$ cat flow/design.v
`timescale 1ns / 1ps
module cordic_advanced #(
    parameter DATA_WIDTH = 18,           
    parameter ANGLE_WIDTH = 32,          
    parameter ITERATIONS = 18,           
    parameter PIPELINE_STAGES = 18       
)(
    input  wire                         clk,
    input  wire                         rst_n,
    input  wire                         enable,
    input  wire signed [DATA_WIDTH-1:0] x_in,
    input  wire signed [DATA_WIDTH-1:0] y_in,
    input  wire signed [ANGLE_WIDTH-1:0] z_in,           
    input  wire                         data_valid_in,
    output wire                         data_ready_out,
    output wire signed [DATA_WIDTH:0]   x_out,
    output wire signed [DATA_WIDTH:0]   y_out,
    output wire signed [ANGLE_WIDTH-1:0] z_out,
    output wire                         data_valid_out,
    input  wire                         data_ready_in,
    output wire                         overflow,
    output wire [15:0]                  iterations_count,
    output wire [31:0]                  throughput_counter
);
    localparam real CORDIC_GAIN = 1.646760258121;
    localparam signed [DATA_WIDTH-1:0] K_INVERSE = 
        (DATA_WIDTH == 16) ? 16'd19898 :
        (DATA_WIDTH == 18) ? 18'd79593 :
        (DATA_WIDTH == 20) ? 20'd318371 : 16'd19898;
    function [ANGLE_WIDTH-1:0] atan_lut;
        input integer idx;
        begin
            case(idx)
                0:  atan_lut = 32'h20000000;   
                1:  atan_lut = 32'h12E4051E;   
                2:  atan_lut = 32'h09FB385B;   
                3:  atan_lut = 32'h051111D4;   
                4:  atan_lut = 32'h028B0D43;   
                5:  atan_lut = 32'h0145D7E1;   
                6:  atan_lut = 32'h00A2F61E;   
                7:  atan_lut = 32'h00517C55;   
                8:  atan_lut = 32'h0028BE53;   
                9:  atan_lut = 32'h00145F2E;   
                10: atan_lut = 32'h000A2F98;   
                11: atan_lut = 32'h000517CC;   
                12: atan_lut = 32'h00028BE6;   
                13: atan_lut = 32'h000145F3;   
                14: atan_lut = 32'h0000A2F9;
                15: atan_lut = 32'h0000517D;
                16: atan_lut = 32'h000028BE;
                17: atan_lut = 32'h0000145F;
                18: atan_lut = 32'h00000A2F;
                19: atan_lut = 32'h00000518;
                20: atan_lut = 32'h0000028C;
                21: atan_lut = 32'h00000146;
                22: atan_lut = 32'h000000A3;
                23: atan_lut = 32'h00000051;
                24: atan_lut = 32'h00000028;
                25: atan_lut = 32'h00000014;
                26: atan_lut = 32'h0000000A;
                27: atan_lut = 32'h00000005;
                28: atan_lut = 32'h00000002;
                29: atan_lut = 32'h00000001;
                default: atan_lut = 32'h00000000;
            endcase
        end
    endfunction
    reg signed [DATA_WIDTH:0]   x_pipe [0:PIPELINE_STAGES];
    reg signed [DATA_WIDTH:0]   y_pipe [0:PIPELINE_STAGES];
    reg signed [ANGLE_WIDTH-1:0] z_pipe [0:PIPELINE_STAGES];
    reg                         valid_pipe [0:PIPELINE_STAGES];
    reg [15:0] iteration_counter;
    reg [31:0] throughput_cnt;
    reg        overflow_flag;
    assign data_ready_out = enable;
    assign data_valid_out = valid_pipe[PIPELINE_STAGES];
    assign iterations_count = iteration_counter;
    assign throughput_counter = throughput_cnt;
    assign overflow = overflow_flag;
    wire [1:0] quadrant;
    assign quadrant = z_in[ANGLE_WIDTH-1:ANGLE_WIDTH-2];
    always @(posedge clk or negedge rst_n) begin
        if (!rst_n) begin
            x_pipe[0] <= 0;
            y_pipe[0] <= 0;
            z_pipe[0] <= 0;
            valid_pipe[0] <= 0;
        end else if (enable && data_valid_in) begin
            valid_pipe[0] <= 1'b1;
            case (quadrant)
                2'b00, 2'b11: begin   
                    x_pipe[0] <= {x_in[DATA_WIDTH-1], x_in};
                    y_pipe[0] <= {y_in[DATA_WIDTH-1], y_in};
                    z_pipe[0] <= z_in;
                end
                2'b01: begin   
                    x_pipe[0] <= -{y_in[DATA_WIDTH-1], y_in};
                    y_pipe[0] <= {x_in[DATA_WIDTH-1], x_in};
                    z_pipe[0] <= {2'b00, z_in[ANGLE_WIDTH-3:0]};
                end
                2'b10: begin   
                    x_pipe[0] <= {y_in[DATA_WIDTH-1], y_in};
                    y_pipe[0] <= -{x_in[DATA_WIDTH-1], x_in};
                    z_pipe[0] <= {2'b11, z_in[ANGLE_WIDTH-3:0]};
                end
            endcase
        end else if (enable) begin
            valid_pipe[0] <= 0;
        end
    end
    genvar i;
    generate
        for (i = 0; i < PIPELINE_STAGES; i = i + 1) begin : cordic_pipeline
            wire decision_sign;
            wire signed [DATA_WIDTH:0] x_shifted, y_shifted;
            assign x_shifted = x_pipe[i] >>> i;
            assign y_shifted = y_pipe[i] >>> i;
            assign decision_sign = z_pipe[i][ANGLE_WIDTH-1];
            always @(posedge clk or negedge rst_n) begin
                if (!rst_n) begin
                    x_pipe[i+1] <= 0;
                    y_pipe[i+1] <= 0;
                    z_pipe[i+1] <= 0;
                    valid_pipe[i+1] <= 0;
                end else if (enable) begin
                    valid_pipe[i+1] <= valid_pipe[i];
                    if (valid_pipe[i]) begin
                        if (decision_sign) begin   
                            x_pipe[i+1] <= x_pipe[i] + y_shifted;
                            y_pipe[i+1] <= y_pipe[i] - x_shifted;
                            z_pipe[i+1] <= z_pipe[i] + atan_lut(i);
                        end else begin   
                            x_pipe[i+1] <= x_pipe[i] - y_shifted;
                            y_pipe[i+1] <= y_pipe[i] + x_shifted;
                            z_pipe[i+1] <= z_pipe[i] - atan_lut(i);
                        end
                    end else begin
                        x_pipe[i+1] <= x_pipe[i];
                        y_pipe[i+1] <= y_pipe[i];
                        z_pipe[i+1] <= z_pipe[i];
                    end
                end
            end
        end
    endgenerate
    assign x_out = x_pipe[PIPELINE_STAGES];
    assign y_out = y_pipe[PIPELINE_STAGES];
    assign z_out = z_pipe[PIPELINE_STAGES];
    always @(posedge clk or negedge rst_n) begin
        if (!rst_n) begin
            overflow_flag <= 0;
        end else begin
            if (valid_pipe[PIPELINE_STAGES]) begin
                overflow_flag <= (x_pipe[PIPELINE_STAGES] == {1'b1, {DATA_WIDTH{1'b0}}}) ||
                                 (y_pipe[PIPELINE_STAGES] == {1'b1, {DATA_WIDTH{1'b0}}});
            end
        end
    end
    always @(posedge clk or negedge rst_n) begin
        if (!rst_n) begin
            iteration_counter <= 0;
            throughput_cnt <= 0;
        end else begin
            if (data_valid_in && enable)
                iteration_counter <= iteration_counter + 1;
            if (data_valid_out && data_ready_in)
                throughput_cnt <= throughput_cnt + 1;
        end
    end
endmodule
module cordic_sincos #(
    parameter DATA_WIDTH = 18,
    parameter ANGLE_WIDTH = 32,
    parameter PIPELINE_STAGES = 18
)(
    input  wire                         clk,
    input  wire                         rst_n,
    input  wire                         enable,
    input  wire signed [ANGLE_WIDTH-1:0] angle,
    input  wire                         angle_valid,
    output wire                         angle_ready,
    output wire signed [DATA_WIDTH:0]   cos_out,
    output wire signed [DATA_WIDTH:0]   sin_out,
    output wire                         result_valid,
    input  wire                         result_ready
);
    localparam signed [DATA_WIDTH-1:0] K_INV = 
        (DATA_WIDTH == 16) ? 16'd19898 :
        (DATA_WIDTH == 18) ? 18'd79593 :
        (DATA_WIDTH == 20) ? 20'd318371 : 16'd19898;
    wire overflow;
    wire [15:0] iter_count;
    wire [31:0] throughput;
    cordic_advanced #(
        .DATA_WIDTH(DATA_WIDTH),
        .ANGLE_WIDTH(ANGLE_WIDTH),
        .ITERATIONS(PIPELINE_STAGES),
        .PIPELINE_STAGES(PIPELINE_STAGES)
    ) cordic_core (
        .clk(clk),
        .rst_n(rst_n),
        .enable(enable),
        .x_in(K_INV),
        .y_in({DATA_WIDTH{1'b0}}),
        .z_in(angle),
        .data_valid_in(angle_valid),
        .data_ready_out(angle_ready),
        .x_out(cos_out),
        .y_out(sin_out),
        .z_out(),
        .data_valid_out(result_valid),
        .data_ready_in(result_ready),
        .overflow(overflow),
        .iterations_count(iter_count),
        .throughput_counter(throughput)
    );
endmodule
$ cat flow/run.sh
#!/bin/bash
# the make line also repeats each setting of config.mk as NAME=value (left out here)
make -C /OpenROAD-flow-scripts/flow DESIGN_CONFIG=/design/flow/config.mk WORK_HOME=/design/flow/orfs CLKGATE_MAP_FILE= finish
$ cat flow/config.mk
export PLATFORM = sky130hd
export DESIGN_NAME = cordic_advanced
export DESIGN_NICKNAME = cordic_advanced
export VERILOG_FILES = /design/flow/design.v
export SDC_FILE = /design/flow/constraint.sdc
export NUM_CORES = 4
export LEC_CHECK = 0
export CAP_MARGIN = 20
export CELL_PAD_IN_SITES_DETAIL_PLACEMENT = 1
export CELL_PAD_IN_SITES_GLOBAL_PLACEMENT = 3
export CORE_ASPECT_RATIO = 1.37
export CORE_MARGIN = 9
export CORE_UTILIZATION = 15
export CTS_CLUSTER_SIZE = 14
export GPL_ROUTABILITY_DRIVEN = 0
export GPL_TIMING_DRIVEN = 1
export MAX_ROUTING_LAYER = met4
export MIN_ROUTING_LAYER = met1
export PLACE_DENSITY_LB_ADDON = 0.18
export SETUP_SLACK_MARGIN = 1.46
export SLEW_MARGIN = 40
export TNS_END_PERCENT = 95
$ cat flow/constraint.sdc
create_clock -name core_clock -period 6.37 [get_ports {clk}]
set_input_delay 1.2740 -clock core_clock [delete_from_list [all_inputs] [get_ports {clk}]]
set_output_delay 1.2740 -clock core_clock [all_outputs]
set_load 0.01 [all_outputs]
==> impl_metrics.yaml, run 1 <==
# physical design summary
yosys:
  mux_share: 0.0716
  yosysSeqAreaShare: 0.282
  synthCells: 14900
  yosys_warnings: 5
  synth_cell_type_count: 98
  avgSynthCellArea_um2: 8.30
  top_cell_area_share: 0.282
  ys_area_um2: 124000
  yosys-top-cells-count: "a21oi_1 (2076), nor2_1 (1896), dfrtp_1 (1398), ha_1 (1266), xnor2_1 (908)"
  ys_sh_adder: 0.137
  edf_count: 0
  synth-async-reset-ratio: 1.00
  ys_cells: 14900
  mappedNetlistArea_um2: 124000
  simple_gate_area_frac: 0.154
  compound_area_frac: 0.228
  largest_area_cell: "dfrtp_1"
  ys_sh_xor: 0.0908
  synth_flop_count: 1398
  floorplan.nets: 16300
  synth.logic.top_family: "AND-OR/OR-AND gates"
  synthTopCellsByArea: "dfrtp_1 (28%), ha_1 (13%), a21oi_1 (8.4%)"
  synth-main-ff-cell: "dfrtp_1"
  synthMostInstantiatedCell: "a21oi_1"
critical_path:
  start_kind: "register"
  reg2reg_to: "z_pipe[2][31]"
  crit_type: "reg -> reg"
  slowest_stage: "dfrtp_2"
  worstSetupPathDepth: 13
  rr_startpoint: "z_pipe[1][31]"
  path_buffers: 2
  slowest_delay_ps: 720
  critPathMaxFanout: 25
  crit_start: "z_pipe[1][31]"
  worst_ep_arrival_time_ps: 5510
  r2r_slack_ps: 1670
  crit_required_ps: 7180
  setup.worst_path.end: "z_pipe[2][31]"
  critPathTopFamily: "AND-OR/OR-AND gates"
  rr_worst_depth: 13
  cp-end-kind: "register"
  path_cells: "inv_1, buf_4, ha_1, o21a_1, o21a_1, o2111a_1, o31ai_1, a21oi_1, o31ai_1, o22ai_1, o41a_1, a2111o_1, nand2_1"
timing:
  finalHoldViolCount: 0
  tightest_slew_ps: 956
  timing.final.ws_setup_ps: 1670
  slew_headroom: 0.363
  rsz0062_at_grt: "true"
  fin_skew_ps: 107
  finalCriticalPeriod_ps: 4700
  finalSetupTns_ps: 0
  setup_viol: 0
  fmax_ghz: 0.213
  min_period_over_period: 0.737
  drv_slew: 0
grt:
  grt_max_degree: 184
  grt-ovfl-total: 0
  grt_usage: 0.128
  antenna_found_initial: 9
  grt_pass1_wl_um: 816000
  grt_pass1_vias: 118000
placed_design:
  dpl.cell_count: 25700
  place_area_um2: 139000
  hpwl_um: 435000
  place_ws_ps: 1480
  port_buffers: 193
drt:
  drc: 0
  vias_per_cell: 4.16
  firstDrtPassIters: 4
  wl_um: 548000
  drtAntennaViolNets: 0
  num_vias: 109000
  routedWlPerCell_um: 21.0
  drt-initial-drc-count: 3702
clock_tree:
  cts_buffers: 208
  htreeDepth: 4
  path_clk_slew_ps: 60
  clock_path_buffers: 4
  clock.latency.late_pin_ps: 970
  cts_tree: "built"
  cts_hold_buf: 0
  root_buffer: "clkbuf_16"
  cts_sinks: 1398
layout:
  fin_area_um2: 147000
  final_cells: 26100
  area_delta_synth_final_pct: 18.5
  fin_nets: 16300
floorplanning:
  dieWidth_um: 794
  die_area_um2: 859000
  fp_util: 0.151
  ios: 194
  die_h_um: 1080
  std_cell_rows: 390
  core-area_um2: 823000
job:
  drv_cap: 0
  tool_warnings: 115
worst_hold_path:
  min_path_type: "in -> async"
outcome:
  status: "complete, no violations"
-- routing by layer --
metal	up-vias	part of all wire	wire length (µm)	track usage
li1	53800	-	-	-
met1	53600	0.37	203000	0.126
met2	700	0.59	321000	0.265
met3	462	0.016	8870	0.00936
met4	0	0.027	14900	0.0300
met5	-	0	0	-
-- per-stage QoR --
| stage | utilization | hold slack [ps] |
|---|---|---|
| after floorplan | - | 440 |
| after global placement | 0.169 | 456 |
| after detailed placement | 0.169 | 459 |
| after CTS | 0.178 | 185 |
| after global routing | 0.178 | 222 |
| final | 0.178 | 281 |
-- layout make-up --
type	instances	area [µm²]
Timing Repair Buffer	417	4120
Antenna cell	14	35.0
Multi-Input combinational cell	12300	84600
Clock inverter	105	1260
Clock buffer	278	5950
Tap cell	11000	13700
Inverter	559	2110
Fill cell	96900	676000
Sequential cell	1398	35100
-- repair_timing --
item	4_1_cts	5_1_grt
setup buffers	0	3
resized	0	3
setup endpoints to repair	0	6
==> run 2, diff against run 1 <==
- CELL_PAD_IN_SITES_DETAIL_PLACEMENT: 1 -> unset
- CELL_PAD_IN_SITES_GLOBAL_PLACEMENT: 3 -> unset
- CORE_ASPECT_RATIO: 1.37 -> unset
- CORE_MARGIN: 9 -> 2
- CORE_UTILIZATION: 15 -> 26
- CTS_CLUSTER_SIZE: 14 -> unset
- GPL_ROUTABILITY_DRIVEN: 0 -> unset
- GPL_TIMING_DRIVEN: 1 -> unset
- MAX_ROUTING_LAYER: met4 -> unset
- MIN_ROUTING_LAYER: met1 -> unset
- PLACE_DENSITY_LB_ADDON: 0.18 -> unset
- SETUP_SLACK_MARGIN: 1.46 -> unset
- SLEW_MARGIN: 40 -> 20
- TNS_END_PERCENT: 95 -> unset
- clock period: 6.37 -> 5.49 ns (I/O delays scaled with it)
==> impl_metrics.yaml, run 2 <==
# physical design summary
outcome:
  status: "complete, no violations"
critical_path:
  slowest_delay_ps: 840
  cpMostUsedCell: "a21oi_1"
  cp-end-kind: "register"
  critPathTopFamily: "AND-OR/OR-AND gates"
  crit_type: "reg -> reg"
  r2r_slack_ps: 830
  rr_worst_depth: 14
  path_buffers: 1
  slowest_stage: "dfrtp_1"
  start_kind: "register"
  worstSetupPathDepth: 14
  setup.worst_path.end: "x_pipe[15][18]"
  critPathMaxFanout: 15
  path_cells: "buf_4, mux2_2, fa_1, a21oi_1, o21bai_1, a2111oi_0, o21ai_1, a21oi_1, o31ai_1, o41ai_1, xnor2_1, nand2_1, xnor2_1, a21oi_1"
  reg2reg_to: "x_pipe[15][18]"
  rr_startpoint: "z_pipe[14][31]"
  crit_required_ps: 6240
  crit_start: "z_pipe[14][31]"
  worst_ep_arrival_time_ps: 5410
yosys:
  yosys-top-cells-count: "a21oi_1 (2076), nor2_1 (1896), dfrtp_1 (1398), ha_1 (1266), xnor2_1 (908)"
  ys_cells: 14900
  ys_sh_xor: 0.0908
  compound_area_frac: 0.228
  top_cell_area_share: 0.282
  edf_count: 0
  simple_gate_area_frac: 0.154
  synth.logic.top_family: "AND-OR/OR-AND gates"
  ys_sh_adder: 0.137
  synth-main-ff-cell: "dfrtp_1"
  synth-async-reset-ratio: 1.00
  mux_share: 0.0716
  ys_area_um2: 124000
  yosys_warnings: 5
  largest_area_cell: "dfrtp_1"
  mappedNetlistArea_um2: 124000
  synthCells: 14900
  synth_cell_type_count: 98
  synth_flop_count: 1398
  synthMostInstantiatedCell: "a21oi_1"
  floorplan.nets: 16300
  yosysSeqAreaShare: 0.282
  avgSynthCellArea_um2: 8.30
  synthTopCellsByArea: "dfrtp_1 (28%), ha_1 (13%), a21oi_1 (8.4%)"
floorplanning:
  dieWidth_um: 694
  std_cell_rows: 253
  fp_util: 0.261
  die_h_um: 694
  core-area_um2: 475000
  ios: 194
  die_area_um2: 482000
drt:
  vias_per_cell: 5.05
  wl_um: 343000
  wl_met3_um: 11700
  top_layer_used: "met4"
  firstDrtPassIters: 6
  routedWlPerCell_um: 16.2
  dr_wl_met2_um: 161000
  drtAntennaViolNets: 0
  drt-initial-drc-count: 6790
  m1WireLength_um: 161000
  drc: 0
  num_vias: 107000
layout:
  fin_nets: 16200
  fin_util: 0.292
  fin_area_um2: 139000
  area_delta_synth_final_pct: 11.9
worst_hold_path:
  min_path_type: "in -> async"
timing:
  hold_ws_ps: 172
  drv_slew: 0
  finalSetupTns_ps: 0
  tightest_slew_ps: 1090
  setup_viol: 0
  min_period_over_period: 0.849
  fmax_ghz: 0.215
  finalHoldViolCount: 0
  rsz0062_at_grt: "false"
  fin_skew_ps: 71.1
  finalCriticalPeriod_ps: 4660
  slew_headroom: 0.273
clock_tree:
  path_clk_slew_ps: 70
  root_buffer: "clkbuf_16"
  cts_tree: "built"
  cts_setup_buffers: 0
  ctsResizeCount: 0
  htreeDepth: 4
  clock_path_buffers: 4
  cts_sinks: 1398
  cts_hold_buf: 0
  clock.latency.late_pin_ps: 900
  cts_buffers: 171
grt:
  grt_pass1_wl_um: 554000
  grt_pass1_vias: 103000
  grt-ovfl-total: 0
  grt_usage: 0.137
  antenna_found_initial: 2
  grt_max_degree: 181
placed_design:
  port_buffers: 193
  place_area_um2: 133000
  gp_congestion: 0.885
  hpwl_um: 257000
job:
  tool_warnings: 133
  drv_cap: 0
run 2: final cells by class:
cell class	instances	area [µm²]
antenna	1	2.50
clock buffer	229	4860
clock inverter	77	1150
fill	50500	336000
inverter	559	2110
multi-input combinational	12300	84400
sequential	1398	35000
tap	6247	7820
timing repair buffer	328	3260
run 2: metrics by stage:
step	setup slack, ps	std cells
after detailed placement	1030	20900
final	831	21200
after global placement	976	20900
after CTS	963	21200
after global routing	570	21200
after floorplan	1390	14900
run 2: routing by layer:
layer	up-vias	GRT usage
met3	478	0.0137
met2	1788	0.235
met5	-	0
met4	0	0.0332
li1	53600	-
met1	51000	0.185
==> run 3, diff against run 2 <==
- CORE_UTILIZATION: 26 -> 72
- CTS_CLUSTER_DIAMETER: unset -> 335
- CTS_CLUSTER_SIZE: unset -> 97
- PLACE_DENSITY: unset -> 0.39
- clock period: 5.49 -> 2.92 ns (I/O delays scaled with it)
==> impl_metrics.yaml, run 3 <==
# flow metrics
outcome:
  status: "aborted with a tool error"
  haltStage: "global routing"
  first-error: "[ERROR GRT-0116] Global routing finished with congestion. Check the congestion regions in the DRC Viewer."
yosys:
  simple_gate_area_frac: 0.154
  ys_sh_xor: 0.0908
  avgSynthCellArea_um2: 8.30
  ys_area_um2: 124000
  top_cell_area_share: 0.282
  synth_flop_count: 1398
  synth.logic.top_family: "AND-OR/OR-AND gates"
  ys_sh_adder: 0.137
  mux_share: 0.0716
  compound_area_frac: 0.228
  yosysSeqAreaShare: 0.282
  yosys-top-cells-count: "a21oi_1 (2076), nor2_1 (1896), dfrtp_1 (1398), ha_1 (1266), xnor2_1 (908)"
  mappedNetlistArea_um2: 124000
  edf_count: 0
  largest_area_cell: "dfrtp_1"
  yosys_warnings: 5
  synthCells: 14900
  synth-async-reset-ratio: 1.00
  synthTopCellsByArea: "dfrtp_1 (28%), ha_1 (13%), a21oi_1 (8.4%)"
  ys_cells: 14900
  floorplan.nets: 16300
  synth_cell_type_count: 98
  synth-main-ff-cell: "dfrtp_1"
  synthMostInstantiatedCell: "a21oi_1"
clock_tree:
  htreeDepth: 1
  cts_buffers: 18
  cts_sinks: 1398
  root_buffer: "clkbuf_16"
  clock_path_buffers: 3
placed_design:
  hpwl_um: 327000
  place_ws_ps: -864
  gp_congestion: 1.07
  place_area_um2: 153000
  port_buffers: 193
floorplanning:
  ios: 194
  die_area_um2: 175000
  dieWidth_um: 419
  fp_util: 0.723
  std_cell_rows: 152
  die_h_um: 419
  core-area_um2: 171000
grt:
  grt_usage: 0.802
  grt-ovfl-total: 574
run 3: metal layers:
metal  GRT overflow  global-route usage
met1             11               0.796
met2            263               0.962
met3             52               0.654
met4            235               0.809
met5             13               0.395
run 3: timing repair:
| action | 4_1_cts |
|---|---|
| hold endpoints to repair | 37 |
| pin swaps | 904 |
| setup endpoints to repair | 676 |
| gates cloned | 4 |
| setup buffers | 507 |
| hold buffers | 1 |
| gates resized | 1134 |
run 3: per-stage QoR:
step                utilization  hold slack, ps  setup TNS (ps)  instances
floorplan                     -             288          -80070      14900
global placement          0.896             453         -105930      19800
detailed placement        0.896             458         -171440      19800
CTS                       0.954            86.9         -131430      20300
==> run 4, diff against run 3 <==
- CTS_CLUSTER_DIAMETER: 335 -> 400
- clock period: 2.92 -> 3.04 ns (I/O delays scaled with it)
==> impl_metrics.yaml, run 4 <==
# flow metrics
yosys:
  ys_cells: 14900
  ys_sh_xor: 0.0908
  yosys-top-cells-count: "a21oi_1 (2076), nor2_1 (1896), dfrtp_1 (1398), ha_1 (1266), xnor2_1 (908)"
  avgSynthCellArea_um2: 8.30
  top_cell_area_share: 0.282
  floorplan.nets: 16300
  yosys_warnings: 5
  edf_count: 0
  synthCells: 14900
  mux_share: 0.0716
  mappedNetlistArea_um2: 124000
  simple_gate_area_frac: 0.154
  ys_sh_adder: 0.137
  yosysSeqAreaShare: 0.282
  synth.logic.top_family: "AND-OR/OR-AND gates"
  synth_flop_count: 1398
  ys_area_um2: 124000
  compound_area_frac: 0.228
  largest_area_cell: "dfrtp_1"
  synth_cell_type_count: 98
  synthMostInstantiatedCell: "a21oi_1"
  synth-main-ff-cell: "dfrtp_1"
  synthTopCellsByArea: "dfrtp_1 (28%), ha_1 (13%), a21oi_1 (8.4%)"
  synth-async-reset-ratio: 1.00
placed_design:
  gp_congestion: 1.04
  place_area_um2: 149000
  port_buffers: 193
  hpwl_um: 319000
  dpl.cell_count: 19300
grt:
  grt_usage: 0.743
  grt-ovfl-total: 25
floorplanning:
  dieWidth_um: 419
  fp_util: 0.723
  std_cell_rows: 152
  ios: 194
  core-area_um2: 171000
  die_area_um2: 175000
  die_h_um: 419
outcome:
  haltStage: "global routing"
  first-error: "[ERROR GRT-0116] Global routing finished with congestion. Check the congestion regions in the DRC Viewer."
  status: "aborted with a tool error"
clock_tree:
  htreeDepth: 1
  cts_sinks: 1398
  cts_buffers: 18
  clock_path_buffers: 3
  root_buffer: "clkbuf_16"
## run 4: per-stage QoR
| stage | setup WS [ps] | util |
|---|---|---|
| 2_1_floorplan | -624 | - |
| 3_3_place_gp | -584 | 0.872 |
| 3_5_place_dp | -665 | 0.872 |
| 4_1_cts | -427 | 0.944 |
## run 4: metal layers
layer | overflow | global-route usage
met5 | 2 | 0.230
met1 | 0 | 0.735
met4 | 12 | 0.779
met3 | 11 | 0.538
met2 | 0 | 0.944
## run 4: timing repair
item,CTS
setup buffers,628
pin swaps,1237
cloned,5
endpoints found under the hold margin,29
hold buffers,1
setup endpoints to repair,590
gates resized,1456
==> run 5, diff against run 4 <==
- ABC_AREA: unset -> 0
- CORE_UTILIZATION: 72 -> 70
- CTS_CLUSTER_DIAMETER: 400 -> unset
- CTS_CLUSTER_SIZE: 97 -> unset
- GPL_ROUTABILITY_DRIVEN: unset -> 1
- GPL_TIMING_DRIVEN: unset -> 1
- PLACE_DENSITY: 0.39 -> 0.84
- SETUP_SLACK_MARGIN: unset -> 0.28
- clock period: 3.04 -> 4.31 ns (I/O delays scaled with it)
==> impl_metrics.yaml, run 5 <==
# physical design summary
outcome:
  status: "complete, no violations"
yosys:
  synthCells: 14900
  synth_flop_count: 1398
  ys_area_um2: 124000
  ys_sh_xor: 0.0908
  synthMostInstantiatedCell: "a21oi_1"
  mappedNetlistArea_um2: 124000
  yosys_warnings: 5
  avgSynthCellArea_um2: 8.30
  compound_area_frac: 0.228
  edf_count: 0
  synthTopCellsByArea: "dfrtp_1 (28%), ha_1 (13%), a21oi_1 (8.4%)"
  mux_share: 0.0716
  yosysSeqAreaShare: 0.282
  top_cell_area_share: 0.282
  synth.logic.top_family: "AND-OR/OR-AND gates"
  largest_area_cell: "dfrtp_1"
  simple_gate_area_frac: 0.154
  floorplan.nets: 16300
  yosys-top-cells-count: "a21oi_1 (2076), nor2_1 (1896), dfrtp_1 (1398), ha_1 (1266), xnor2_1 (908)"
  ys_sh_adder: 0.137
  synth-async-reset-ratio: 1.00
  synth_cell_type_count: 98
  synth-main-ff-cell: "dfrtp_1"
  ys_cells: 14900
worst_hold_path:
  min_path_type: "reg -> reg"
  hold_end: "iteration_counter[15]"
  hp-start: "iteration_counter[15]"
  whs_path_depth: 1
floorplanning:
  ios: 194
  die_h_um: 425
  core-area_um2: 176000
  die_area_um2: 180000
  fp_util: 0.704
  std_cell_rows: 154
  dieWidth_um: 425
drt:
  dr_wl_met2_um: 178000
  drtAntennaViolNets: 0
  drt-initial-drc-count: 10500
  wl_um: 373000
  num_vias: 115000
  top_layer_used: "met5"
  vias_per_cell: 6.62
  wl_met3_um: 25300
  m1WireLength_um: 144000
  drc: 0
  routedWlPerCell_um: 21.4
  firstDrtPassIters: 7
critical_path:
  path_cells: "clkinvlp_4, buf_4, fa_1, nor2b_1, o21ai_1, a21boi_1, o31ai_1, a21oi_1, a31o_2, nand3_1, nor3_1, o21ai_0, a311oi_1, a21oi_1"
  path_buffers: 2
  worstSetupPathDepth: 14
  cpMostUsedCell: "a21oi_1"
  slowest_stage: "dfrtp_1"
  crit_start: "z_pipe[8][31]"
  rr_startpoint: "z_pipe[8][31]"
  r2r_slack_ps: 320
  crit_type: "reg -> reg"
  reg2reg_to: "z_pipe[9][30]"
  rr_worst_depth: 14
  worst_ep_arrival_time_ps: 4710
  setup.worst_path.end: "z_pipe[9][30]"
  slowest_delay_ps: 570
  start_kind: "register"
  cp-end-kind: "register"
  critPathMaxFanout: 5
  crit_required_ps: 5030
  critPathTopFamily: "AND-OR/OR-AND gates"
grt:
  grt-ovfl-total: 0
  grt_pass1_vias: 113000
  grt_usage: 0.403
  grt_pass1_wl_um: 596000
  antenna_found_initial: 4
  grt_max_degree: 155
clock_tree:
  clock.latency.late_pin_ps: 860
  htreeDepth: 4
  cts_sinks: 1398
  path_clk_slew_ps: 60
  cts_buffers: 162
  root_buffer: "clkbuf_16"
  clock_path_buffers: 3
  cts_tree: "built"
timing:
  drv_slew: 0
  fin_skew_ps: 27.5
  finalHoldViolCount: 0
  min_period_over_period: 0.927
  finalCriticalPeriod_ps: 3990
  rsz0062_at_grt: "true"
  fmax_ghz: 0.250
  slew_headroom: 0.256
  tightest_slew_ps: 1120
  finalSetupTns_ps: 0
  setup_viol: 0
job:
  drv_cap: 0
  tool_warnings: 120
placed_design:
  port_buffers: 193
  hpwl_um: 277000
  gp_congestion: 1.00
layout:
  area_delta_synth_final_pct: 9.49
  fin_nets: 16300
  fin_util: 0.771
  nFillCells: 12500
[run 5: final cells by class]
type	instances	area (µm²)	area share
Inverter	559	2140	0.0158
Sequential cell	1398	35000	0.258
Clock inverter	95	1300	0.00959
Clock buffer	206	4500	0.0332
Tap cell	2340	2930	0.0216
Timing Repair Buffer	487	4600	0.0339
Antenna cell	1	2.50	0.0000184
Multi-Input combinational cell	12300	85100	0.628
[run 5: layer usage]
metal / GRT usage / vias to the layer above
li1: - / 53800
met1: 0.486 / 55200
met2: 0.684 / 4912
met3: 0.0564 / 1390
met4: 0.239 / 6
met5: 0 / -
[run 5: what timing repair did]
action,in CTS,in global routing
hold buffers,1,0
gates resized,6,173
setup buffers,0,22
endpoints found under the hold margin,11,0
endpoints found under the setup margin,10,154
pin swaps,0,11
[run 5: metrics by stage]
| step | instances | hold WS (ps) | setup WS [ps] | instance area [µm²] |
|---|---|---|---|---|
| finish | 17400 | 469 | 316 | 136000 |
| global route | 17400 | 492 | 135 | 136000 |
| CTS | 17400 | 474 | 282 | 135000 |
| global placement | 17100 | 457 | 293 | 129000 |
| detailed placement | 17100 | 459 | 212 | 129000 |
| floorplan | 14900 | 440 | 254 | 124000 |
==> run 6, diff against run 5 <==
- ABC_AREA: 0 -> 1
- CORE_UTILIZATION: 70 -> 66
- CTS_CLUSTER_DIAMETER: unset -> 166
- CTS_CLUSTER_SIZE: unset -> 99
- GPL_ROUTABILITY_DRIVEN: 1 -> unset
- GPL_TIMING_DRIVEN: 1 -> unset
- PLACE_DENSITY: 0.84 -> 0.42
- SETUP_SLACK_MARGIN: 0.28 -> 0.29
- TNS_END_PERCENT: unset -> 10
- clock period: 4.31 -> 2.21 ns (I/O delays scaled with it)
==> impl_metrics.yaml, run 6 <==
# flow metrics
yosys:
  ys_cells: 21700
  synth-async-reset-ratio: 1.00
  ys_sh_adder: 0.122
  synthTopCellsByArea: "dfrtp_1 (25%), nand2_1 (17%), ha_1 (11%)"
  top_cell_area_share: 0.252
  simple_gate_area_frac: 0.318
  synth.logic.top_family: "simple AND/OR/NAND/NOR gates"
  ys_area_um2: 139000
  synth_flop_count: 1398
  mux_share: 0.0000811
  ys_sh_xor: 0.0388
  largest_area_cell: "dfrtp_1"
  mappedNetlistArea_um2: 139000
  floorplan.nets: 23100
  synthMostInstantiatedCell: "nand2_1"
  compound_area_frac: 0.185
  yosys_warnings: 5
  synth-main-ff-cell: "dfrtp_1"
  yosysSeqAreaShare: 0.252
  synth_cell_type_count: 61
  synthCells: 21700
  edf_count: 0
  yosys-top-cells-count: "nand2_1 (6347), inv_1 (2483), a21oi_1 (1968), nor2_1 (1889), o21ai_0 (1698)"
  avgSynthCellArea_um2: 6.39
outcome:
  first-error: "[ERROR GRT-0116] Global routing finished with congestion. Check the congestion regions in the DRC Viewer."
  haltStage: "global routing"
  status: "aborted with a tool error"
floorplanning:
  dieWidth_um: 463
  fp_util: 0.663
  die_area_um2: 214000
  std_cell_rows: 168
  ios: 194
  die_h_um: 463
  core-area_um2: 209000
clock_tree:
  htreeDepth: 2
  root_buffer: "clkbuf_16"
  clock_path_buffers: 3
  cts_sinks: 1398
  cts_buffers: 36
placed_design:
  port_buffers: 193
  hpwl_um: 443000
  gp_congestion: 1.15
  place_area_um2: 181000
  place_ws_ps: -942
grt:
  grt-ovfl-total: 161
  grt_usage: 0.710
## run 6: routing by layer
layer,GRT overflow,global-route usage
met3,7,0.520
met1,3,0.740
met2,74,0.904
met4,77,0.635
met5,0,0.210
## run 6: per-stage QoR
| step | util | cells |
|---|---|---|
| 2_1_floorplan | - | 21700 |
| 3_3_place_gp | 0.867 | 28900 |
| 3_5_place_dp | 0.867 | 28900 |
| 4_1_cts | 0.910 | 29200 |
## run 6: what timing repair did
| action | in CTS |
|---|---|
| gates resized | 1453 |
| pin swaps | 774 |
| endpoints found under the setup margin | 1238 |
| hold buffers | 2 |
| endpoints found under the hold margin | 268 |
| buffers inserted | 230 |
==> run 7, diff against run 6 <==
- ABC_AREA: 1 -> unset
- CAP_MARGIN: 20 -> 15
- CELL_PAD_IN_SITES_DETAIL_PLACEMENT: unset -> 2
- CELL_PAD_IN_SITES_GLOBAL_PLACEMENT: unset -> 3
- CORE_ASPECT_RATIO: unset -> 0.7
- CORE_MARGIN: 2 -> 9
- CORE_UTILIZATION: 66 -> 15
- CTS_CLUSTER_DIAMETER: 166 -> unset
- CTS_CLUSTER_SIZE: 99 -> 100
- GPL_ROUTABILITY_DRIVEN: unset -> 0
- GPL_TIMING_DRIVEN: unset -> 0
- HOLD_SLACK_MARGIN: unset -> 0.14
- MAX_ROUTING_LAYER: unset -> met4
- MIN_ROUTING_LAYER: unset -> met2
- PLACE_DENSITY: 0.42 -> unset
- PLACE_DENSITY_LB_ADDON: unset -> 0.18
- SETUP_SLACK_MARGIN: 0.29 -> 0.66
- SLEW_MARGIN: 20 -> 40
- TNS_END_PERCENT: 10 -> 35
- clock period: 2.21 -> 6.37 ns (I/O delays scaled with it)
==> impl_metrics.yaml, run 7 <==
# physical design summary
clock_tree:
  clock_path_buffers: 4
  htreeDepth: 4
  path_clk_slew_ps: 70
  clock.latency.late_pin_ps: 1020
  cts_tree: "built"
  root_buffer: "clkbuf_16"
  cts_buffers: 192
  cts_sinks: 1398
yosys:
  top_cell_area_share: 0.282
  simple_gate_area_frac: 0.154
  synth-async-reset-ratio: 1.00
  largest_area_cell: "dfrtp_1"
  ys_sh_adder: 0.137
  synth-main-ff-cell: "dfrtp_1"
  edf_count: 0
  mux_share: 0.0716
  floorplan.nets: 16300
  yosys_warnings: 5
  yosysSeqAreaShare: 0.282
  yosys-top-cells-count: "a21oi_1 (2076), nor2_1 (1896), dfrtp_1 (1398), ha_1 (1266), xnor2_1 (908)"
  ys_area_um2: 124000
  ys_cells: 14900
  synthTopCellsByArea: "dfrtp_1 (28%), ha_1 (13%), a21oi_1 (8.4%)"
  synth.logic.top_family: "AND-OR/OR-AND gates"
  synth_cell_type_count: 98
  avgSynthCellArea_um2: 8.30
  synth_flop_count: 1398
  ys_sh_xor: 0.0908
  synthMostInstantiatedCell: "a21oi_1"
  synthCells: 14900
  mappedNetlistArea_um2: 124000
  compound_area_frac: 0.228
timing:
  tightest_slew_ps: 1010
  fmax_ghz: 0.172
  finalCriticalPeriod_ps: 5810
  fin_skew_ps: 91.1
  finalHoldViolCount: 0
  finalSetupTns_ps: 0
  min_period_over_period: 0.912
  rsz0062_at_grt: "true"
  setup_viol: 0
  slew_headroom: 0.305
  drv_slew: 0
grt:
  grt_usage: 0.303
  grt_max_degree: 94
  grt-ovfl-total: 0
  grt_pass1_vias: 199000
  antenna_found_initial: 21
  grt_pass1_wl_um: 1150000
drt:
  wl_um: 841000
  drtAntennaViolNets: 1
  drc: 0
  vias_per_cell: 6.37
  num_vias: 173000
  routedWlPerCell_um: 30.9
  firstDrtPassIters: 12
  drt-initial-drc-count: 18800
floorplanning:
  ios: 194
  die_h_um: 778
  dieWidth_um: 1100
  std_cell_rows: 278
  die_area_um2: 860000
  fp_util: 0.151
  core-area_um2: 821000
critical_path:
  cp-end-kind: "register"
  setup.worst_path.end: "y_pipe[14][16]"
  crit_required_ps: 7200
  reg2reg_to: "y_pipe[14][16]"
  critPathTopFamily: "AND-OR/OR-AND gates"
  rr_worst_depth: 15
  r2r_slack_ps: 560
  critPathMaxFanout: 13
  crit_start: "z_pipe[13][31]"
  path_buffers: 2
  start_kind: "register"
  worst_ep_arrival_time_ps: 6640
  worstSetupPathDepth: 15
  rr_startpoint: "z_pipe[13][31]"
  crit_type: "reg -> reg"
  slowest_delay_ps: 720
  slowest_stage: "clkbuf_1"
  path_cells: "clkbuf_1, clkbuf_1, mux2i_1, fa_1, a21o_1, a21o_1, a21oi_1, o21ai_1, a211oi_1, o31ai_1, nand3_1, nand2_1, xor2_1, mux2i_1, a21oi_1"
outcome:
  status: "finished with violations"
  so.violations: "antenna violations"
placed_design:
  hpwl_um: 662000
  port_buffers: 190
layout:
  nFillCells: 94900
  fin_nets: 16900
  area_delta_synth_final_pct: 23.3
job:
  drv_cap: 0
  tool_warnings: 90
worst_hold_path:
  min_path_type: "in -> async"
==> run 7: per-layer routing <==
metal / wire [µm] / share of wire / GRT usage / up-vias
li1: - / - / - / 54800
met1: 0 / 0 / - / 56800
met2: 364000 / 0.43 / 0.296 / 58500
met3: 443000 / 0.53 / 0.478 / 3074
met4: 34100 / 0.041 / 0.0297 / 0
met5: 0 / 0 / - / -
==> run 7: timing repair <==
item / in CTS / in global routing
resized: 5 / 54
gates cloned: 0 / 0
pin swaps: 0 / 1
buffers inserted: 0 / 0
hold buffers: 0 / 0
setup endpoints to repair: 14 / 103
==> run 7: layout make-up <==
| type | instances | area, µm² | share of cell area |
|---|---|---|---|
| multi-input combinational | 12300 | 85000 | 0.557 |
| sequential | 1398 | 35000 | 0.229 |
| tap | 10900 | 13700 | 0.0895 |
| clock buffer | 264 | 5540 | 0.0363 |
| timing repair buffer | 355 | 5500 | 0.0360 |
| buffer | 636 | 3160 | 0.0207 |
| inverter | 559 | 2110 | 0.0138 |
| antenna | 628 | 1570 | 0.0103 |
| clock inverter | 89 | 1130 | 0.00742 |
==> run 7: stage by stage <==
| stage | hold WS, ps | instance area, µm² | instances | utilization | setup slack, ps |
|---|---|---|---|---|---|
| 2_1_floorplan | 440 | 124000 | 14900 | - | 2270 |
| 3_3_place_gp | 464 | 139000 | 26000 | 0.170 | -74260 |
| 3_5_place_dp | 468 | 144000 | 26200 | 0.175 | 363 |
| 4_1_cts | 194 | 151000 | 26600 | 0.184 | 526 |
| 5_1_grt | 210 | 151000 | 26700 | 0.184 | 472 |
| 6_report | 203 | 153000 | 27200 | 0.186 | 561 |
==> run 8, diff against run 7 <==
- CAP_MARGIN: 15 -> 20
- CELL_PAD_IN_SITES_DETAIL_PLACEMENT: 2 -> unset
- CELL_PAD_IN_SITES_GLOBAL_PLACEMENT: 3 -> unset
- CORE_ASPECT_RATIO: 0.7 -> unset
- CORE_MARGIN: 9 -> 2
- CORE_UTILIZATION: 15 -> 72
- CTS_CLUSTER_DIAMETER: unset -> 362
- CTS_CLUSTER_SIZE: 100 -> unset
- GPL_ROUTABILITY_DRIVEN: 0 -> unset
- GPL_TIMING_DRIVEN: 0 -> unset
- HOLD_SLACK_MARGIN: 0.14 -> unset
- MAX_ROUTING_LAYER: met4 -> unset
- MIN_ROUTING_LAYER: met2 -> unset
- PLACE_DENSITY_LB_ADDON: 0.18 -> unset
- SETUP_SLACK_MARGIN: 0.66 -> 1.16
- SLEW_MARGIN: 40 -> 20
- TNS_END_PERCENT: 35 -> 5
- clock period: 6.37 -> 4.04 ns (I/O delays scaled with it)
==> impl_metrics.yaml, run 8 <==
# flow metrics
grt:
  grt-ovfl-total: 401
  grt_usage: 0.575
outcome:
  status: "aborted with a tool error"
  haltStage: "global routing"
  first-error: "[ERROR GRT-0232] Routing congestion too high. Check the congestion heatmap in the GUI."
yosys:
  mux_share: 0.0716
  top_cell_area_share: 0.282
  yosys-top-cells-count: "a21oi_1 (2076), nor2_1 (1896), dfrtp_1 (1398), ha_1 (1266), xnor2_1 (908)"
  yosysSeqAreaShare: 0.282
  synth_flop_count: 1398
  compound_area_frac: 0.228
  floorplan.nets: 16300
  synthCells: 14900
  simple_gate_area_frac: 0.154
  synth-main-ff-cell: "dfrtp_1"
  avgSynthCellArea_um2: 8.30
  synthTopCellsByArea: "dfrtp_1 (28%), ha_1 (13%), a21oi_1 (8.4%)"
  ys_sh_adder: 0.137
  synth_cell_type_count: 98
  yosys_warnings: 5
  largest_area_cell: "dfrtp_1"
  mappedNetlistArea_um2: 124000
  ys_cells: 14900
  ys_sh_xor: 0.0908
  edf_count: 0
  synthMostInstantiatedCell: "a21oi_1"
  synth-async-reset-ratio: 1.00
  synth.logic.top_family: "AND-OR/OR-AND gates"
  ys_area_um2: 124000
floorplanning:
  die_area_um2: 175000
  std_cell_rows: 152
  core-area_um2: 171000
  fp_util: 0.723
  dieWidth_um: 419
  ios: 194
  die_h_um: 419
placed_design:
  place_area_um2: 130000
  gp_congestion: 1.02
  hpwl_um: 284000
  port_buffers: 193
  dpl.cell_count: 17100
  place_ws_ps: -116
clock_tree:
  htreeDepth: 4
  cts_buffers: 161
  clock_path_buffers: 3
  root_buffer: "clkbuf_16"
  cts_sinks: 1398
-- run 8: what timing repair did --
action | CTS
endpoints found under the setup margin | 785
resized | 546
hold buffers | 1
pin swaps | 223
setup buffers | 223
gates cloned | 0
endpoints found under the hold margin | 11
-- run 8: per-layer routing --
| layer | overflow | GRT usage |
|---|---|---|
| met4 | 100 | 0.488 |
| met1 | 62 | 0.621 |
| met5 | 8 | 0.196 |
| met3 | 62 | 0.310 |
| met2 | 169 | 0.802 |
==> run 9, diff against run 8 <==
- CELL_PAD_IN_SITES_GLOBAL_PLACEMENT: unset -> 0
- CORE_UTILIZATION: 72 -> 70
- CTS_CLUSTER_DIAMETER: 362 -> unset
- CTS_CLUSTER_SIZE: unset -> 84
- GPL_TIMING_DRIVEN: unset -> 1
- HOLD_SLACK_MARGIN: unset -> -0.07
- MAX_ROUTING_LAYER: unset -> met4
- MIN_ROUTING_LAYER: unset -> met1
- SETUP_SLACK_MARGIN: 1.16 -> 1.02
- SLEW_MARGIN: 20 -> 15
- TNS_END_PERCENT: 5 -> unset
- clock period: 4.04 -> 5.5 ns (I/O delays scaled with it)
==> impl_metrics.yaml, run 9 <==
# physical design summary
timing:
  slew_headroom: 0.293
  tightest_slew_ps: 1030
  fmax_ghz: 0.226
  finalCriticalPeriod_ps: 4430
  setup_viol: 0
  finalHoldViolCount: 0
  finalSetupTns_ps: 0
  fin_skew_ps: 38.5
  rsz0062_at_grt: "true"
  drv_slew: 0
  hold_ws_ps: 283
  min_period_over_period: 0.806
yosys:
  synth_flop_count: 1398
  floorplan.nets: 16300
  mux_share: 0.0716
  yosysSeqAreaShare: 0.282
  synthMostInstantiatedCell: "a21oi_1"
  synth_cell_type_count: 98
  ys_cells: 14900
  synth.logic.top_family: "AND-OR/OR-AND gates"
  synth-main-ff-cell: "dfrtp_1"
  compound_area_frac: 0.228
  yosys_warnings: 5
  synth-async-reset-ratio: 1.00
  top_cell_area_share: 0.282
  edf_count: 0
  synthCells: 14900
  synthTopCellsByArea: "dfrtp_1 (28%), ha_1 (13%), a21oi_1 (8.4%)"
  largest_area_cell: "dfrtp_1"
  simple_gate_area_frac: 0.154
  ys_sh_adder: 0.137
  mappedNetlistArea_um2: 124000
  avgSynthCellArea_um2: 8.30
  yosys-top-cells-count: "a21oi_1 (2076), nor2_1 (1896), dfrtp_1 (1398), ha_1 (1266), xnor2_1 (908)"
  ys_area_um2: 124000
  ys_sh_xor: 0.0908
drt:
  num_vias: 115000
  drc: 0
  drt-initial-drc-count: 10400
  wl_um: 368000
  firstDrtPassIters: 11
  vias_per_cell: 6.65
  drtAntennaViolNets: 0
  routedWlPerCell_um: 21.3
grt:
  grt_max_degree: 261
  grt_usage: 0.410
  antenna_found_initial: 3
  grt-ovfl-total: 0
  grt_pass1_wl_um: 588000
  grt_pass1_vias: 112000
floorplanning:
  dieWidth_um: 425
  die_h_um: 425
  std_cell_rows: 154
  fp_util: 0.704
  core-area_um2: 176000
  die_area_um2: 180000
  ios: 194
job:
  tool_warnings: 136
  drv_cap: 0
placed_design:
  gp_congestion: 1.00
  hpwl_um: 272000
  place_area_um2: 128000
  port_buffers: 193
critical_path:
  setup.worst_path.end: "x_pipe[6][18]"
  crit_type: "reg -> reg"
  worst_ep_arrival_time_ps: 5180
  reg2reg_to: "x_pipe[6][18]"
  critPathMaxFanout: 5
  slowest_delay_ps: 580
  start_kind: "register"
  path_cells: "nor2_1, nand3_1, nor3_1, a21oi_1, xor2_1, ha_1, nor4_1, o21ai_0, a311oi_2, o2111ai_1, o211ai_1, o21ai_0, xor2_1, nand2_1, xor2_1, a21oi_1"
  cp-end-kind: "register"
  crit_required_ps: 6250
  r2r_slack_ps: 1070
  critPathTopFamily: "AND-OR/OR-AND gates"
  path_buffers: 0
  rr_startpoint: "y_pipe[5][8]"
  slowest_stage: "a311oi_2"
  rr_worst_depth: 16
  worstSetupPathDepth: 16
  cpMostUsedCell: "xor2_1"
  crit_start: "y_pipe[5][8]"
clock_tree:
  cts_buffers: 160
  cts_hold_buf: 0
  clock_path_buffers: 3
  root_buffer: "clkbuf_16"
  cts_sinks: 1398
  path_clk_slew_ps: 70
  cts_tree: "built"
  htreeDepth: 4
  clock.latency.late_pin_ps: 840
layout:
  nFillCells: 12700
  fin_area_um2: 134000
  area_delta_synth_final_pct: 7.83
  fin_util: 0.759
  fin_nets: 16200
worst_hold_path:
  min_path_type: "in -> async"
outcome:
  status: "complete, no violations"
==> run 9: timing repair <==
item / CTS / global route
gates resized: 2 / 28
gates cloned: 1 / 0
setup buffers: 0 / 9
endpoints found under the setup margin: 1 / 36
==> run 9: final cells by class <==
| type | instances | area (µm²) | share of cell area |
|---|---|---|---|
| multi-input cells | 12300 | 84500 | 0.632 |
| flip-flops and latches | 1398 | 35000 | 0.262 |
| clock buffers | 214 | 4570 | 0.0342 |
| repair buffers | 340 | 3330 | 0.0249 |
| well taps | 2340 | 2930 | 0.0219 |
| inverters | 559 | 2120 | 0.0159 |
| clock inverters | 84 | 1120 | 0.00842 |
| diodes | 4 | 10.0 | 0.0000749 |
| repair inverters | 1 | 5.00 | 0.0000375 |
==> run 9: per-layer routing <==
layer  global-route usage  routed length (µm)  vias up
met4                0.267               27900        0
met5                    -                   0        -
met3               0.0537               23500     1481
li1                     -                   -    53500
met2                0.678              176000     4888
met1                0.469              140000    55000
==> run 9: per-stage QoR <==
stage / std cells / worst slack [ps]
global route: 17300 / 842
detailed placement: 17000 / 989
finish: 17300 / 1070
CTS: 17300 / 1050
global placement: 17000 / 1030
floorplan: 14900 / 1400
==> run 10, diff against run 9 <==
- CELL_PAD_IN_SITES_GLOBAL_PLACEMENT: 0 -> unset
- CORE_ASPECT_RATIO: unset -> 0.5
- CORE_UTILIZATION: 70 -> 72
- CTS_CLUSTER_DIAMETER: unset -> 363
- CTS_CLUSTER_SIZE: 84 -> 100
- GPL_TIMING_DRIVEN: 1 -> unset
- HOLD_SLACK_MARGIN: -0.07 -> unset
- MAX_ROUTING_LAYER: met4 -> unset
- MIN_ROUTING_LAYER: met1 -> unset
- PLACE_DENSITY: unset -> 0.38
- SETUP_SLACK_MARGIN: 1.02 -> 0.46
- SLEW_MARGIN: 15 -> 40
- clock period: 5.5 -> 2.43 ns (I/O delays scaled with it)
==> impl_metrics.yaml, run 10 <==
# flow metrics
placed_design:
  hpwl_um: 393000
  gp_congestion: 1.01
  place_ws_ps: -1500
  port_buffers: 193
  place_area_um2: 162000
yosys:
  synth_flop_count: 1398
  ys_area_um2: 124000
  mappedNetlistArea_um2: 124000
  largest_area_cell: "dfrtp_1"
  synth.logic.top_family: "AND-OR/OR-AND gates"
  yosysSeqAreaShare: 0.282
  synthCells: 14900
  simple_gate_area_frac: 0.154
  yosys-top-cells-count: "a21oi_1 (2076), nor2_1 (1896), dfrtp_1 (1398), ha_1 (1266), xnor2_1 (908)"
  edf_count: 0
  compound_area_frac: 0.228
  ys_sh_adder: 0.137
  synth_cell_type_count: 98
  synth-async-reset-ratio: 1.00
  floorplan.nets: 16300
  top_cell_area_share: 0.282
  synthMostInstantiatedCell: "a21oi_1"
  synth-main-ff-cell: "dfrtp_1"
  synthTopCellsByArea: "dfrtp_1 (28%), ha_1 (13%), a21oi_1 (8.4%)"
  yosys_warnings: 5
  ys_sh_xor: 0.0908
  avgSynthCellArea_um2: 8.30
  ys_cells: 14900
  mux_share: 0.0716
outcome:
  status: "aborted with a tool error"
  haltStage: "clock tree synthesis"
  first-error: "[ERROR DPL-0038] Utilization greater than 100%, impossible to legalize"
floorplanning:
  ios: 194
  fp_util: 0.726
  die_area_um2: 176000
  core-area_um2: 171000
  std_cell_rows: 107
  die_h_um: 297
  dieWidth_um: 591
[run 10: metrics by stage]
stage	std cells	util	setup TNS, ps
3_5_place_dp	21000	0.949	-689440
3_3_place_gp	21000	0.949	-498450
2_1_floorplan	14900	-	-427320
==> run 11, diff against run 10 <==
- CORE_ASPECT_RATIO: 0.5 -> unset
- CORE_UTILIZATION: 72 -> 70
- CTS_CLUSTER_DIAMETER: 363 -> 90
- CTS_CLUSTER_SIZE: 100 -> 41
- PLACE_DENSITY: 0.38 -> unset
- SETUP_SLACK_MARGIN: 0.46 -> unset
- SLEW_MARGIN: 40 -> 20
- clock period: 2.43 -> 3.17 ns (I/O delays scaled with it)
==> impl_metrics.yaml, run 11 <==
# flow metrics
floorplanning:
  std_cell_rows: 154
  fp_util: 0.704
  dieWidth_um: 425
  core-area_um2: 176000
  die_h_um: 425
  ios: 194
  die_area_um2: 180000
yosys:
  yosysSeqAreaShare: 0.282
  ys_sh_xor: 0.0908
  compound_area_frac: 0.228
  synthMostInstantiatedCell: "a21oi_1"
  simple_gate_area_frac: 0.154
  edf_count: 0
  ys_sh_adder: 0.137
  mux_share: 0.0716
  synth-async-reset-ratio: 1.00
  avgSynthCellArea_um2: 8.30
  synth-main-ff-cell: "dfrtp_1"
  yosys-top-cells-count: "a21oi_1 (2076), nor2_1 (1896), dfrtp_1 (1398), ha_1 (1266), xnor2_1 (908)"
  ys_area_um2: 124000
  synthTopCellsByArea: "dfrtp_1 (28%), ha_1 (13%), a21oi_1 (8.4%)"
  ys_cells: 14900
  synth_cell_type_count: 98
  yosys_warnings: 5
  synth_flop_count: 1398
  synthCells: 14900
  synth.logic.top_family: "AND-OR/OR-AND gates"
  floorplan.nets: 16300
  largest_area_cell: "dfrtp_1"
  top_cell_area_share: 0.282
  mappedNetlistArea_um2: 124000
clock_tree:
  root_buffer: "clkbuf_16"
  clock_path_buffers: 3
  htreeDepth: 3
  cts_buffers: 74
  cts_sinks: 1398
grt:
  grt-ovfl-total: 18700
  grt_usage: 1.09
placed_design:
  place_area_um2: 146000
  gp_congestion: 1.01
  port_buffers: 193
  hpwl_um: 313000
  dpl.cell_count: 19000
outcome:
  first-error: "[ERROR GRT-0232] Routing congestion too high. Check the congestion heatmap in the GUI."
  status: "aborted with a tool error"
  haltStage: "global routing"
-- run 11: stage by stage --
stage	util	worst slack, ps
detailed placement	0.831	-473
global placement	0.831	-370
floorplan	-	-494
CTS	0.906	-332
-- run 11: repair_timing --
item	CTS
pin swaps	998
endpoints found under the setup margin	443
buffers inserted	522
endpoints found under the hold margin	70
gates resized	1337
hold buffers	1
cloned	3
-- run 11: routing by layer --
metal | GRT overflow | track usage
met3 | 823 | 0.916
met5 | 122 | 0.837
met1 | 744 | 0.951
met4 | 3616 | 1.20
met2 | 13400 | 1.36
==> run 12, diff against run 11 <==
- CORE_MARGIN: 2 -> 9
- CORE_UTILIZATION: 70 -> 40
- CTS_CLUSTER_DIAMETER: 90 -> 244
- CTS_CLUSTER_SIZE: 41 -> unset
- clock period: 3.17 -> 4.5 ns (I/O delays scaled with it)
==> impl_metrics.yaml, run 12 <==
# physical design summary
clock_tree:
  clock_path_buffers: 4
  root_buffer: "clkbuf_16"
  cts_tree: "built"
  htreeDepth: 4
  path_clk_slew_ps: 60
  cts_buffers: 175
  ctsResizeCount: 0
  clock.latency.late_pin_ps: 890
  cts_sinks: 1398
critical_path:
  worst_ep_arrival_time_ps: 4800
  crit_start: "y_pipe[1][1]"
  rr_worst_depth: 15
  rr_startpoint: "y_pipe[1][1]"
  slowest_delay_ps: 720
  critPathMaxFanout: 8
  reg2reg_to: "x_pipe[2][17]"
  path_buffers: 1
  crit_required_ps: 5200
  r2r_slack_ps: 400
  cp-end-kind: "register"
  crit_type: "reg -> reg"
  path_cells: "inv_1, ha_1, mux2_2, ha_1, a21o_1, a21oi_1, o21bai_1, a2111oi_0, nor3_1, o211ai_1, a21oi_1, nor4_1, nor2_1, xnor2_1, o221ai_1"
  setup.worst_path.end: "x_pipe[2][17]"
  start_kind: "register"
  worstSetupPathDepth: 15
  critPathTopFamily: "AND-OR/OR-AND gates"
  slowest_stage: "a2111oi_0"
placed_design:
  dpl.cell_count: 18800
  place_area_um2: 131000
  hpwl_um: 265000
  place_ws_ps: 351
  gp_congestion: 0.894
  port_buffers: 193
job:
  tool_warnings: 114
  drv_cap: 0
drt:
  drc: 0
  vias_per_cell: 5.58
  routedWlPerCell_um: 18.2
  wl_um: 348000
  firstDrtPassIters: 6
  drtAntennaViolNets: 0
  drt-initial-drc-count: 6801
  num_vias: 107000
worst_hold_path:
  hp-start: "z_pipe[0][19]"
  whs_path_depth: 2
  hold_end: "z_pipe[0][19]"
  min_path_type: "reg -> reg"
yosys:
  synthCells: 14900
  synthMostInstantiatedCell: "a21oi_1"
  ys_sh_xor: 0.0908
  yosys_warnings: 5
  compound_area_frac: 0.228
  mappedNetlistArea_um2: 124000
  floorplan.nets: 16300
  largest_area_cell: "dfrtp_1"
  simple_gate_area_frac: 0.154
  top_cell_area_share: 0.282
  ys_cells: 14900
  ys_area_um2: 124000
  synth.logic.top_family: "AND-OR/OR-AND gates"
  yosysSeqAreaShare: 0.282
  synth_cell_type_count: 98
  edf_count: 0
  yosys-top-cells-count: "a21oi_1 (2076), nor2_1 (1896), dfrtp_1 (1398), ha_1 (1266), xnor2_1 (908)"
  ys_sh_adder: 0.137
  synth-async-reset-ratio: 1.00
  mux_share: 0.0716
  synthTopCellsByArea: "dfrtp_1 (28%), ha_1 (13%), a21oi_1 (8.4%)"
  synth-main-ff-cell: "dfrtp_1"
  synth_flop_count: 1398
  avgSynthCellArea_um2: 8.30
timing:
  slew_headroom: 0.324
  drv_slew: 0
  hold_ws_ps: 468
  fin_skew_ps: 78.7
  min_period_over_period: 0.912
  finalHoldViolCount: 0
  setup_viol: 0
  finalCriticalPeriod_ps: 4100
  tightest_slew_ps: 1010
  finalSetupTns_ps: 0
  timing.final.ws_setup_ps: 396
  rsz0062_at_grt: "false"
  fmax_ghz: 0.244
floorplanning:
  core-area_um2: 307000
  std_cell_rows: 203
  die_area_um2: 330000
  dieWidth_um: 575
  die_h_um: 575
  ios: 194
  fp_util: 0.403
grt:
  antenna_found_initial: 5
  grt_usage: 0.202
  grt_pass1_wl_um: 564000
  grt_pass1_vias: 102000
  grt_max_degree: 191
  grt-ovfl-total: 0
layout:
  fin_nets: 16300
  fin_util: 0.445
  fin_area_um2: 137000
  combGateArea_um2: 84400
  nFillCells: 30700
  area_delta_synth_final_pct: 10.2
  final_cells: 19100
  regArea_um2: 35000
outcome:
  status: "complete, no violations"
==> run 12: what timing repair did <==
| action | in CTS | in global routing |
|---|---|---|
| endpoints found under the setup margin | 0 | 0 |
| hold endpoints to repair | 65 | 0 |
| hold buffers | 1 | 0 |
| buffers inserted | 0 | 0 |
==> run 12: final cells by class <==
type / instances / area share
clock inverters: 79 / 0.00664
well taps: 4100 / 0.0376
clock buffers: 234 / 0.0364
repair buffers: 414 / 0.0294
diodes: 1 / 0.0000183
flip-flops and latches: 1398 / 0.256
multi-input cells: 12300 / 0.618
inverters: 559 / 0.0154
==> run 12: per-layer routing <==
| metal | share of wire | GRT usage | wire (µm) | vias up |
|---|---|---|---|---|
| li1 | - | - | - | 53800 |
| met1 | 0.46 | 0.274 | 162000 | 50600 |
| met2 | 0.47 | 0.348 | 165000 | 1894 |
| met3 | 0.035 | 0.0188 | 12300 | 488 |
| met4 | 0.026 | 0.0496 | 9150 | 0 |
| met5 | 0 | 0 | 0 | - |
==> run 13, diff against run 12 <==
- ABC_AREA: unset -> 1
- CORE_ASPECT_RATIO: unset -> 0.84
- CORE_MARGIN: 9 -> 2
- CORE_UTILIZATION: 40 -> 72
- CTS_CLUSTER_DIAMETER: 244 -> 386
- CTS_CLUSTER_SIZE: unset -> 15
- PLACE_DENSITY_LB_ADDON: unset -> 0.3
- SETUP_SLACK_MARGIN: unset -> 0.45
- SLEW_MARGIN: 20 -> 40
- clock period: 4.5 -> 1.7 ns (I/O delays scaled with it)
==> impl_metrics.yaml, run 13 <==
# flow metrics
outcome:
  status: "aborted with a tool error"
  haltStage: "detailed placement"
  first-error: "[ERROR DPL-0033] detailed placement checks failed during check placement."
yosys:
  synth_cell_type_count: 61
  ys_sh_adder: 0.122
  mux_share: 0.0000811
  compound_area_frac: 0.185
  floorplan.nets: 23100
  largest_area_cell: "dfrtp_1"
  yosys-top-cells-count: "nand2_1 (6347), inv_1 (2483), a21oi_1 (1968), nor2_1 (1889), o21ai_0 (1698)"
  ys_sh_xor: 0.0388
  synth_flop_count: 1398
  avgSynthCellArea_um2: 6.39
  simple_gate_area_frac: 0.318
  mappedNetlistArea_um2: 139000
  edf_count: 0
  synthMostInstantiatedCell: "nand2_1"
  yosys_warnings: 5
  ys_cells: 21700
  yosysSeqAreaShare: 0.252
  synthCells: 21700
  ys_area_um2: 139000
  synth-async-reset-ratio: 1.00
  synth.logic.top_family: "simple AND/OR/NAND/NOR gates"
  synth-main-ff-cell: "dfrtp_1"
  synthTopCellsByArea: "dfrtp_1 (25%), nand2_1 (17%), ha_1 (11%)"
  top_cell_area_share: 0.252
floorplanning:
  fp_util: 0.725
  ios: 194
  die_area_um2: 196000
  die_h_um: 407
  dieWidth_um: 483
  core-area_um2: 191000
  std_cell_rows: 147
placed_design:
  port_buffers: 193
  gp_congestion: 1.19
